Setup of job 2127:
## CPU
module CPU(clk, rst, memoryData, memoryAddress, dataOut, readSignal, writeSignal, AC);
input clk;
input rst;  
input [15:0] memoryData;
reg [3:0] state;
reg [5:0] PC;
reg [10:0] MAR;
reg signed [15:0] MBR;
reg [3:0] opcode;
reg M;
reg [15:0] IR;
reg zeroFlag, overflowFlag, carryFlag, negativeFlag;
output reg readSignal;
output reg writeSignal;
output reg signed [15:0] AC;
output reg [15:0] dataOut; 
output reg [10:0] memoryAddress;
reg signed [15:0] result;
parameter Load = 4'd1, Store = 4'd2, Add = 4'd3, Sub = 4'd4, Mul = 4'd5, Div = 4'd6 , Branch = 4'd7, BRZ = 4'd8;
always @ (posedge clk) begin
	if (rst) begin
	PC <= 0;
	state = 0;
	AC <= 0;
	dataOut <= 0;
	memoryAddress <= 0;
	zeroFlag = 0;
	overflowFlag = 0;
	carryFlag = 0;
	negativeFlag = 0;
	readSignal = 1;
	writeSignal = 0;
	end
	else
	case (state)
		0: begin  
			MAR <= PC;
			state = 1;
		end
		1: begin  
			writeSignal = 0;
			readSignal = 1;
			memoryAddress <= MAR;
			PC <= PC + 1;
			state = 2;
		end
		2:state = 3;  
		3: begin
			MBR <= memoryData;
			state = 4;
		end
		4: begin
			IR <= MBR;
			state = 5;
		end
		5: begin  
			opcode <= IR[15:12];
			M <= IR[11];
			MAR <= IR[10:0];
			state = 6;
		end
		6: begin
				if (opcode == Branch) begin  
					PC <= MAR; 
					state = 0;
				end
				else if (opcode == BRZ) begin  
					if(zeroFlag == 1 && M == 1) begin
						PC <= MAR;
						state = 0;
					end
					else begin
						state = 0;
					end
				end
				else begin
					state = 7;
				end
		end
		7: begin
			if (opcode == Store) begin
				memoryAddress <= MAR;
			end
			state = 8;
		end
		8: begin
			if (opcode == Store) begin  
				writeSignal = 1;
				readSignal = 0;
				dataOut <= AC;
				state = 0;
			end
			else begin
				state = 9;
			end
		end
		9: begin
			writeSignal = 0;
			readSignal = 1;
			if(M == 1) begin
				memoryAddress <= MAR;
			end
			state = 10;
			end
		10: begin
			state = 11;
		end
		11: begin
			if (M == 1) begin
				MBR <= memoryData;
			end
  ...
Size in the first run: roughly 2400 cells after synthesis, ~130 flip-flops, roughly 19000 µm² of cells after synthesis.
Settings: LEC_CHECK=0, CAP_MARGIN=15, CORE_MARGIN=2, CORE_UTILIZATION=72, CTS_CLUSTER_DIAMETER=360, CTS_CLUSTER_SIZE=38, PLACE_DENSITY=0.63, SLEW_MARGIN=20, TNS_END_PERCENT=90; clock period 21.5 ns.
run.sh (not shown) runs the stock make flow with config.mk's settings and CLKGATE_MAP_FILE=.
Job 2127: it failed during clock tree synthesis (4_1_cts), and the tool reported DPL-0038.
[inputs] job 191 vs job 2127
# job 2127
export LEC_CHECK = 0
export CAP_MARGIN = 15
export CORE_MARGIN = 2
export CORE_UTILIZATION = 72
export CTS_CLUSTER_DIAMETER = 360
export CTS_CLUSTER_SIZE = 38
export PLACE_DENSITY = 0.63
export SLEW_MARGIN = 20
export TNS_END_PERCENT = 90
create_clock -name core_clock -period 21.5 [get_ports {clk}]
# job 191
export LEC_CHECK = 0
export CAP_MARGIN = 20
export CORE_MARGIN = 2
export CORE_UTILIZATION = 40
export PLACE_DENSITY = 0.6
export SLEW_MARGIN = 20
create_clock -name core_clock -period 38.3 [get_ports {clk}]
--- outcome ---
Job 2127: aborted in clock tree synthesis (4_1_cts) (tool error). Looking at the reports, job 191 completed the entire flow and the layout it produced met the timing, design-rule and antenna checks. Compared with job 2127, job 191 shows number of placed instances, taps included that has gone down by a few percent. Job 2127 has lower vertical die size than job 191. As of job 191, weighted congestion at the end of routability-driven global placement had fallen by more than 10% compared to job 2127. Diff job 191..job 2127 | post-synth area from yosys stat | unchanged. The HPWL after detailed placement in job 191 was lower than what job 2127 gave. | core utilization at floorplan | job 191 vs job 2127 | 33 points lower |. Diff job 2127..job 191 | number of I/O pins | unchanged. Placeable core area: higher on job 191. Job 191 ends up with a area of the chip that is about 80% higher than in job 2127. Status: xor/xnor cell area share of the yosys netlist parity (job 2127, job 191).
Input changes introduced in job 6579 (baseline for comparison: job 191):
# job 191
export LEC_CHECK = 0
export CAP_MARGIN = 20
export CORE_MARGIN = 2
export CORE_UTILIZATION = 40
export PLACE_DENSITY = 0.6
export SLEW_MARGIN = 20
create_clock -name core_clock -period 38.3 [get_ports {clk}]
# job 6579
export LEC_CHECK = 0
export CAP_MARGIN = 20
export CORE_MARGIN = 2
export CORE_UTILIZATION = 52
export PLACE_DENSITY = 0.6
export SLEW_MARGIN = 20
create_clock -name core_clock -period 38.3 [get_ports {clk}]
Notes after the runs:
- Job 6579 did not stop at any stage, and its layout met the timing, design-rule and antenna checks.
- Compared with job 191, job 6579 shows total power divided by cell area higher by 0.99 nW/µm².
- Net switching power figure: lower on job 6579
- In the reports for job 6579 and job 191, the larger shortest period the worst path allows belongs to job 6579.
- In the tables for job 6579 and job 191, global-route wire length before repair reads higher with job 191.
- In job 6579, design area is lower than in job 191.
- Job 6579 and job 191 ended up with roughly the same static power due to leakage.
- Comparing job 6579 against job 191, there is no change at all in total number of clock tree sinks.
- Internal power contribution (job 6579 vs. job 191) increases by more than 10%
- Changes observed in job 6579 relative to job 191: post-route total power grew by about 5%; setup slack shrank by 210 ps.
Inputs modified between job 6579 and job 1785:
# job 6579
export LEC_CHECK = 0
export CAP_MARGIN = 20
export CORE_MARGIN = 2
export CORE_UTILIZATION = 52
export PLACE_DENSITY = 0.6
export SLEW_MARGIN = 20
create_clock -name core_clock -period 38.3 [get_ports {clk}]
# job 1785
export LEC_CHECK = 0
export CAP_MARGIN = 20
export CORE_MARGIN = 2
export CORE_UTILIZATION = 68
export CTS_CLUSTER_DIAMETER = 188
export CTS_CLUSTER_SIZE = 94
export PLACE_DENSITY = 0.6
export SLEW_MARGIN = 20
create_clock -name core_clock -period 42.0 [get_ports {clk}]
MBR[1]$_DFFE_PP_ as the launch point of the worst path was reported by job 1785, and MBR[0]$_DFFE_PP_ by job 6579.
The post-placement cell count in job 1785 was lower than what job 6579 gave.
Delta (job 1785 minus job 6579): worst setup slack before clock tree synthesis +4190 ps; chip area -about 23%; number of global-route vias before repair +about 3%.
Relative to job 1785, the following input files were edited for job 5440:
# job 1785
export LEC_CHECK = 0
export CAP_MARGIN = 20
export CORE_MARGIN = 2
export CORE_UTILIZATION = 68
export CTS_CLUSTER_DIAMETER = 188
export CTS_CLUSTER_SIZE = 94
export PLACE_DENSITY = 0.6
export SLEW_MARGIN = 20
create_clock -name core_clock -period 42.0 [get_ports {clk}]
# job 5440
export LEC_CHECK = 0
export CAP_MARGIN = 20
export CELL_PAD_IN_SITES_DETAIL_PLACEMENT = 2
export CORE_MARGIN = 2
export CORE_UTILIZATION = 40
export SLEW_MARGIN = 20
export TNS_END_PERCENT = 95
create_clock -name core_clock -period 42.0 [get_ports {clk}]
--- outcome ---
- Of job 1785 and job 5440, only job 5440 fails to finish with a clean layout.
- Final checks on job 5440, whose flow otherwise completed, came back failing, citing max-capacitance violations, max-slew violations, negative setup slack.
- Changes observed in job 5440 relative to job 1785: worst path setup slack after routing has decreased; logic gate share of total power has increased; largest net degree at the start of global routing has remained practically unchanged.
- Job 1785 has a lower cell count than job 5440.
- Against job 1785, job 5440 comes in 1280 ps lower on setup TNS.
- Compared with job 1785, job 5440 shows a higher design area.
No activity file was given, so power comes from the tool's default toggle rates.
